==> job 7877: inputs <==
==> flow/design.v (excerpt) <==
module axi_dma_controller #(
    parameter int ADDR_WD = 32,
    parameter int DATA_WD = 32,
    parameter int CHANNEL_COUNT = 8,  
    parameter int MAX_BURST_LEN = 16,  
    localparam int STRB_WD = DATA_WD / 8
) (
    input wire                    clk,
    input wire                    rst,
    input wire                    cmd_valid,
    input wire [ADDR_WD-1:0]      cmd_src_addr,
    input wire [ADDR_WD-1:0]      cmd_dst_addr,
    input wire [1:0]              cmd_burst,
    input wire [ADDR_WD-1:0]      cmd_len,
    input wire [2:0]              cmd_size,
    output wire                   cmd_ready,
    output wire                   M_AXI_ARVALID,
    output wire [ADDR_WD-1:0]     M_AXI_ARADDR,
    output wire [7:0]             M_AXI_ARLEN,
    output wire [2:0]             M_AXI_ARSIZE,
    output wire [1:0]             M_AXI_ARBURST,
    input wire                    M_AXI_ARREADY,
    input wire                    M_AXI_RVALID,
    input wire [DATA_WD-1:0]      M_AXI_RDATA,
    input wire [1:0]              M_AXI_RRESP,
    input wire                    M_AXI_RLAST,
    output wire                   M_AXI_RREADY,
    output wire                   M_AXI_AWVALID,
    output wire [ADDR_WD-1:0]     M_AXI_AWADDR,
    output wire [7:0]             M_AXI_AWLEN,
    output wire [2:0]             M_AXI_AWSIZE,
    output wire [1:0]             M_AXI_AWBURST,
    input wire                    M_AXI_AWREADY,
    output wire                   M_AXI_WVALID,
    output wire [DATA_WD-1:0]     M_AXI_WDATA,
    output wire [STRB_WD-1:0]     M_AXI_WSTRB,
    output wire                   M_AXI_WLAST,
    input wire                    M_AXI_WREADY,
    input wire                    M_AXI_BVALID,
    input wire [1:0]              M_AXI_BRESP,
    output wire                   M_AXI_BREADY
);
clock: 20.6 ns
lec_check: 0
cap_margin: 20
cell_pad_in_sites_detail_placement: 2
cell_pad_in_sites_global_placement: 0
core_aspect_ratio: 1.15
core_margin: 2
core_utilization: 65
cts_cluster_size: 81
place_density_lb_addon: 0.1
setup_slack_margin: -0.63
slew_margin: 40
tns_end_percent: 20
run.sh (not shown) runs the stock make flow with config.mk's settings and CLKGATE_MAP_FILE=.
==> job 2959: changes against job 7877 <==
==> flow/config.mk (replaced) <==
export PLATFORM = sky130hd
export DESIGN_NAME = axi_dma_controller
export DESIGN_NICKNAME = axi_dma_controller
export VERILOG_FILES = /design/flow/design.v
export SDC_FILE = /design/flow/constraint.sdc
export NUM_CORES = 4
export LEC_CHECK = 0
export CAP_MARGIN = 20
export CORE_MARGIN = 2
export CORE_UTILIZATION = 69
export CTS_CLUSTER_SIZE = 32
export SETUP_SLACK_MARGIN = 1.88
export SLEW_MARGIN = 20
==> flow/constraint.sdc (replaced) <==
create_clock -name core_clock -period 6.48 [get_ports {clk}]
set_input_delay 1.2960 -clock core_clock [delete_from_list [all_inputs] [get_ports {clk}]]
set_output_delay 1.2960 -clock core_clock [all_outputs]
set_load 0.01 [all_outputs]
==> flow_summary.ini <==
; flow metrics
[outcome]
status = stopped before the end
last-stage-reached = 5_1_grt
error_that_halted_the_flow = [ERROR GRT-0116] Global routing finished with congestion. Check the congestion regions in the DRC Viewer.

[place]
gp_congestion = 0.968

[die]
floorplanUtilization_pct = 69.7
dieHeight_um = 372
fp.dieArea_mm2 = 0.138
fp.dieW_um = 372
core_region_area_mm2 = 0.134
(the above is from job 2959)
==> flow_summary.ini <==
; flow metrics
[outcome]
error_that_halted_the_flow = Error: detail_place.tcl, 38 bad optional access
last-stage-reached = 3_5_place_dp
status = stopped before the end

[die]
floorplanUtilization_pct = 65.3
dieHeight_um = 410
fp.dieArea_mm2 = 0.146
fp.dieW_um = 357
(the above is from job 7877)

========
==> inputs of juniper <==
axi_dma_controller again, from the RTL that the note above started with.
Settings: LEC_CHECK=0, CAP_MARGIN=20, CORE_ASPECT_RATIO=0.71, CORE_MARGIN=2, CORE_UTILIZATION=72, CTS_CLUSTER_SIZE=61, GPL_ROUTABILITY_DRIVEN=1, GPL_TIMING_DRIVEN=1, MAX_ROUTING_LAYER=met5, PLACE_DENSITY_LB_ADDON=0.01, SETUP_SLACK_MARGIN=1.08, SLEW_MARGIN=10; clock period 10.7 ns.
==> xenon: changes against juniper <==
- CORE_UTILIZATION: 72 -> 64
- CTS_CLUSTER_SIZE: 61 -> 57
- SETUP_SLACK_MARGIN: 1.08 -> 1.84
- TNS_END_PERCENT: unset -> 5
==> flow/constraint.sdc (replaced) <==
create_clock -name core_clock -period 6.42 [get_ports {clk}]
set_input_delay 1.2840 -clock core_clock [delete_from_list [all_inputs] [get_ports {clk}]]
set_output_delay 1.2840 -clock core_clock [all_outputs]
set_load 0.01 [all_outputs]
==> ember: changes against juniper <==
- CORE_ASPECT_RATIO: 0.71 -> unset
- CORE_UTILIZATION: 72 -> 67
- CTS_CLUSTER_SIZE: 61 -> 25
- GPL_ROUTABILITY_DRIVEN: 1 -> unset
- GPL_TIMING_DRIVEN: 1 -> unset
- MAX_ROUTING_LAYER: met5 -> unset
- PLACE_DENSITY_LB_ADDON: 0.01 -> unset
- SETUP_SLACK_MARGIN: 1.08 -> unset
- SLEW_MARGIN: 10 -> 20
==> flow/constraint.sdc (replaced) <==
create_clock -name core_clock -period 9.64 [get_ports {clk}]
set_input_delay 1.9280 -clock core_clock [delete_from_list [all_inputs] [get_ports {clk}]]
set_output_delay 1.9280 -clock core_clock [all_outputs]
set_load 0.01 [all_outputs]
==> pepper: changes against juniper <==
- CORE_ASPECT_RATIO: 0.71 -> unset
- CORE_UTILIZATION: 72 -> 40
- CTS_CLUSTER_SIZE: 61 -> unset
- GPL_ROUTABILITY_DRIVEN: 1 -> unset
- GPL_TIMING_DRIVEN: 1 -> unset
- MAX_ROUTING_LAYER: met5 -> unset
- PLACE_DENSITY_LB_ADDON: 0.01 -> unset
- SETUP_SLACK_MARGIN: 1.08 -> unset
- SLEW_MARGIN: 10 -> 20
==> flow/constraint.sdc (replaced) <==
create_clock -name core_clock -period 11.7 [get_ports {clk}]
set_input_delay 2.3400 -clock core_clock [delete_from_list [all_inputs] [get_ports {clk}]]
set_output_delay 2.3400 -clock core_clock [all_outputs]
set_load 0.01 [all_outputs]
==> impl_metrics.yaml <==
# physical design summary
floorplanning:
  die_y_um: 487
  rows: 177
  core_mm2: 0.232
run_status:
  status: "timing/DRC/antenna clean"
placed_design:
  place_congestion: 0.876
  dpl_cell_area_mm2: 0.101
  post-place-ws_ns: 0.129
critical_path:
  cp-start-kind: "register"
  max_stage_delay_ns: 0.57
clock_tree:
  numCtsBuffers: 207
  clock-sinks: 1989
  cts_setup_buffers: 7
  ctsResizeCount: 61
(the above is from pepper)
==> impl_metrics.yaml <==
# yosys + openroad results
clock_tree:
  cts_setup_buffers: 134
  clock-sinks: 1989
  numCtsBuffers: 177
placed_design:
  post-place-ws_ns: -0.251
  dpl_cell_area_mm2: 0.101
run_status:
  status: "did not finish"
  haltStage: "global routing (5_1_grt)"
floorplanning:
  die_y_um: 307
  core_mm2: 0.129
  rows: 111
(the above is from juniper)
==> impl_metrics.yaml <==
# physical design summary
floorplanning:
  die_y_um: 377
  core_mm2: 0.138
run_status:
  so_faults: "negative setup slack"
  status: "complete, but fails checks"
clock_tree:
  numCtsBuffers: 191
  cts_setup_buffers: 98
placed_design:
  place_congestion: 0.924
final_timing:
  finalSetupViolCount: 79
  finalWorstSetupSlack_ns: -0.906
(the above is from ember)
==> impl_metrics.yaml <==
# physical design summary
run_status:
  so_faults: "negative setup slack"
  status: "complete, but fails checks"
clock_tree:
  numCtsBuffers: 178
  cts_setup_buffers: 70
  ctsResizeCount: 340
  clock-sinks: 1989
final_timing:
  finalWorstSetupSlack_ns: -3.81
  finalSetupViolCount: 243
floorplanning:
  die_y_um: 326
  core_mm2: 0.144
  rows: 117
critical_path:
  max_stage_delay_ns: 0.53
placed_design:
  dpl_cell_area_mm2: 0.105
  place_congestion: 0.935
(the above is from xenon)
